==> 01-18 <==
## Top_FFT
module Top_FFT #(
    parameter   INTEGER_SIZE = 4,
                FRACT_SIZE = 14,
                NFFT = 64
) (
    input       wire                                             clk, rst,
    input       wire                                             start_FFT,
    input       wire    signed  [INTEGER_SIZE+FRACT_SIZE-1:0]    serial_in_r, serial_in_i,
    output      wire    signed  [INTEGER_SIZE+FRACT_SIZE-1:0]    serial_out_r, serial_out_i,
    output      wire                                             end_FFT, data_valid_FFT
);
clock: 8.4 ns
lec_check: 0
cap_margin: 15
core_margin: 2
core_utilization: 36
cts_cluster_diameter: 182
cts_cluster_size: 15
gpl_routability_driven: 0
gpl_timing_driven: 0
place_density_lb_addon: 0.05
setup_slack_margin: -0.31
slew_margin: 20
tns_end_percent: 70
run.sh (not shown) runs the stock make flow with config.mk's settings and CLKGATE_MAP_FILE=.
==> 09-14 (differences from 01-18) <==
- CAP_MARGIN: 15 -> 20
- CORE_UTILIZATION: 36 -> 69
- CTS_CLUSTER_DIAMETER: 182 -> default
- CTS_CLUSTER_SIZE: 15 -> 11
- GPL_ROUTABILITY_DRIVEN: 0 -> default
- GPL_TIMING_DRIVEN: 0 -> default
- PLACE_DENSITY: default -> 0.62
- PLACE_DENSITY_LB_ADDON: 0.05 -> default
- SETUP_SLACK_MARGIN: -0.31 -> default
- TNS_END_PERCENT: 70 -> default
==> flow/constraint.sdc (replaced) <==
create_clock -name core_clock -period 9.73 [get_ports {clk}]
set_input_delay 1.9460 -clock core_clock [delete_from_list [all_inputs] [get_ports {clk}]]
set_output_delay 1.9460 -clock core_clock [all_outputs]
set_load 0.01 [all_outputs]
==> 11-28 (differences from 01-18) <==
- CAP_MARGIN: 15 -> 20
- CORE_UTILIZATION: 36 -> 28
- CTS_CLUSTER_DIAMETER: 182 -> default
- CTS_CLUSTER_SIZE: 15 -> default
- GPL_ROUTABILITY_DRIVEN: 0 -> default
- GPL_TIMING_DRIVEN: 0 -> default
- PLACE_DENSITY: default -> 0.6
- PLACE_DENSITY_LB_ADDON: 0.05 -> default
- SETUP_SLACK_MARGIN: -0.31 -> default
- TNS_END_PERCENT: 70 -> default
==> flow/constraint.sdc (replaced) <==
create_clock -name core_clock -period 19.1 [get_ports {clk}]
set_input_delay 3.8200 -clock core_clock [delete_from_list [all_inputs] [get_ports {clk}]]
set_output_delay 3.8200 -clock core_clock [all_outputs]
set_load 0.01 [all_outputs]
==> impl_metrics.json <==
{
  "clock_skew_ps": 129.4,
  "cp_top_family": "adder cells",
  "p_leak_nw": 113.7,
  "so_faults": "setup timing",
  "finalSetupViolCount": 33,
  "status": "complete, but fails checks",
  "reg2reg_depth": 35,
  "setup_slack_ps": -352.8
}
(the above is from 01-18)
==> impl_metrics.json <==
{
  "p_leak_nw": 113.3,
  "setup_slack_ps": 8664,
  "largestPowerGroup": "sequential cells",
  "status": "complete, no violations",
  "cp_top_family": "adder cells",
  "clock_skew_ps": 81.44,
  "finalSetupViolCount": 0,
  "post-route-min-period_ps": 10440
}
(the above is from 11-28)
==> impl_metrics.json <==
{
  "status": "complete, no violations",
  "num_rows": 200,
  "cp_top_family": "AND-OR/OR-AND gates",
  "clock_skew_ps": 122.7,
  "n_clock_buffer": 431,
  "p_leak_nw": 113.4,
  "setup_slack_ps": 459.6,
  "drtIter0Drc": 9918
}
(the above is from 09-14)

* * *

==> trial 79: inputs <==
Top_FFT again, from the RTL that the note above started with.
export LEC_CHECK = 0
export ABC_AREA = 1
export CAP_MARGIN = 20
export CORE_MARGIN = 2
export CORE_UTILIZATION = 72
export CTS_CLUSTER_DIAMETER = 228
export CTS_CLUSTER_SIZE = 37
export PLACE_DENSITY = 0.64
export SLEW_MARGIN = 20
create_clock -name core_clock -period 7.07 [get_ports {clk}]
==> trial 11: changes against trial 79 <==
ABC_AREA = not set   (was 1)
CORE_UTILIZATION = 65   (was 72)
CTS_CLUSTER_DIAMETER = not set   (was 228)
CTS_CLUSTER_SIZE = not set   (was 37)
PLACE_DENSITY = 0.6   (was 0.64)
TNS_END_PERCENT = 5   (was not set)
==> flow/constraint.sdc (replaced) <==
create_clock -name core_clock -period 5.64 [get_ports {clk}]
set_input_delay 1.1280 -clock core_clock [delete_from_list [all_inputs] [get_ports {clk}]]
set_output_delay 1.1280 -clock core_clock [all_outputs]
set_load 0.01 [all_outputs]
==> trial 65: changes against trial 79 <==
ABC_AREA = not set   (was 1)
CORE_UTILIZATION = 16   (was 72)
CTS_CLUSTER_DIAMETER = not set   (was 228)
CTS_CLUSTER_SIZE = not set   (was 37)
PLACE_DENSITY = 0.6   (was 0.64)
==> flow/constraint.sdc (replaced) <==
create_clock -name core_clock -period 12.5 [get_ports {clk}]
set_input_delay 2.5000 -clock core_clock [delete_from_list [all_inputs] [get_ports {clk}]]
set_output_delay 2.5000 -clock core_clock [all_outputs]
set_load 0.01 [all_outputs]
==> trial 19: changes against trial 79 <==
ABC_AREA = not set   (was 1)
CORE_UTILIZATION = 70   (was 72)
CTS_CLUSTER_DIAMETER = 88   (was 228)
CTS_CLUSTER_SIZE = 35   (was 37)
PLACE_DENSITY = 0.65   (was 0.64)
==> impl_metrics.tcl <==
# yosys + openroad results
set metrics [dict create \
    outcome "no timing/DRC/antenna violations" \
    initial_utilization 0.160 \
    place_area_sq_um 227000 \
    clkSinkCount 3367 \
    h-tree-depth 5 \
    grt_use_total 0.0682 \
    core_sq_um 1280000 \
    grt_use_met2 0.117 \
    cts_resized 0 \
    syn_avg_cell_area_sq_um 11.5 \
    clockBufferDepth 4 \
    dpl_worst_slack_ps 2090 \
    fp.dieW_mm 1.14 \
    grt_overflow_total 0 \
    grt_use_met1 0.0892 \
    die_area_sq_um 1290000 \
    yosys_cells 17800 \
    cts-buffers-inserted 288 \
    synth_seq_share 0.410 \
]
The numbers above come from trial 65.

==> impl_metrics.tcl <==
# yosys + openroad results
set metrics [dict create \
    outcome "complete, but fails checks" \
    grt_use_met1 0.447 \
    clockBufferDepth 4 \
    cts_resized 274 \
    cts-buffers-inserted 334 \
    place_area_sq_um 225000 \
    layout_setup_ws_ps -2600 \
    syn_avg_cell_area_sq_um 11.5 \
    violations "negative setup slack" \
    setup_viol 178 \
    clkSinkCount 3367 \
    synth_seq_share 0.410 \
    grt_use_total 0.339 \
    grt_overflow_total 0 \
]
The numbers above come from trial 11.

==> impl_metrics.tcl <==
# yosys + openroad results
set metrics [dict create \
    outcome "aborted with a tool error" \
    last-stage-reached "3_5_place_dp" \
    tool.error "[ERROR DPL-0033] detailed placement checks failed during check placement." \
    die_area_sq_um 298000 \
    fp.dieW_um 546 \
    numPortBuffers 76 \
    edf_count 0 \
    synth_seq_share 0.410 \
    top_area_cell "dfrtp_1" \
    async_flop_share 1.00 \
    core_sq_um 293000 \
    syn_avg_cell_area_sq_um 11.5 \
    initial_utilization 0.702 \
    synth_area_sq_um 206000 \
    ys_top_cells_by_area "dfrtp_1 41%, fa_1 23%, ha_1 10%, inv_1 6.5%, xnor2_1 2.4%" \
    mux_area_frac 0.0161 \
    ys_chip_area_sq_um 206000 \
    simple_gate_area_frac 0.0836 \
    yosys_cells 17800 \
]
The numbers above come from trial 19.

==> impl_metrics.tcl <==
# yosys + openroad results
set metrics [dict create \
    grt_use_total 0.508 \
    outcome "aborted with a tool error" \
    h-tree-depth 3 \
    cts-buffers-inserted 107 \
    fp.dieW_um 549 \
    cts_resized 88 \
    die_area_sq_um 301000 \
    grt_use_met2 0.715 \
    last-stage-reached "5_1_grt" \
    grt_overflow_total 77 \
    syn_avg_cell_area_sq_um 10.1 \
    tool.error "[ERROR GRT-0116] Global routing finished with congestion. Check the congestion regions in the DRC Viewer." \
    core_sq_um 296000 \
    grt_use_met1 0.572 \
    place_area_sq_um 226000 \
    initial_utilization 0.722 \
    yosys_cells 21200 \
    dpl_worst_slack_ps -437 \
]
The numbers above come from trial 79.

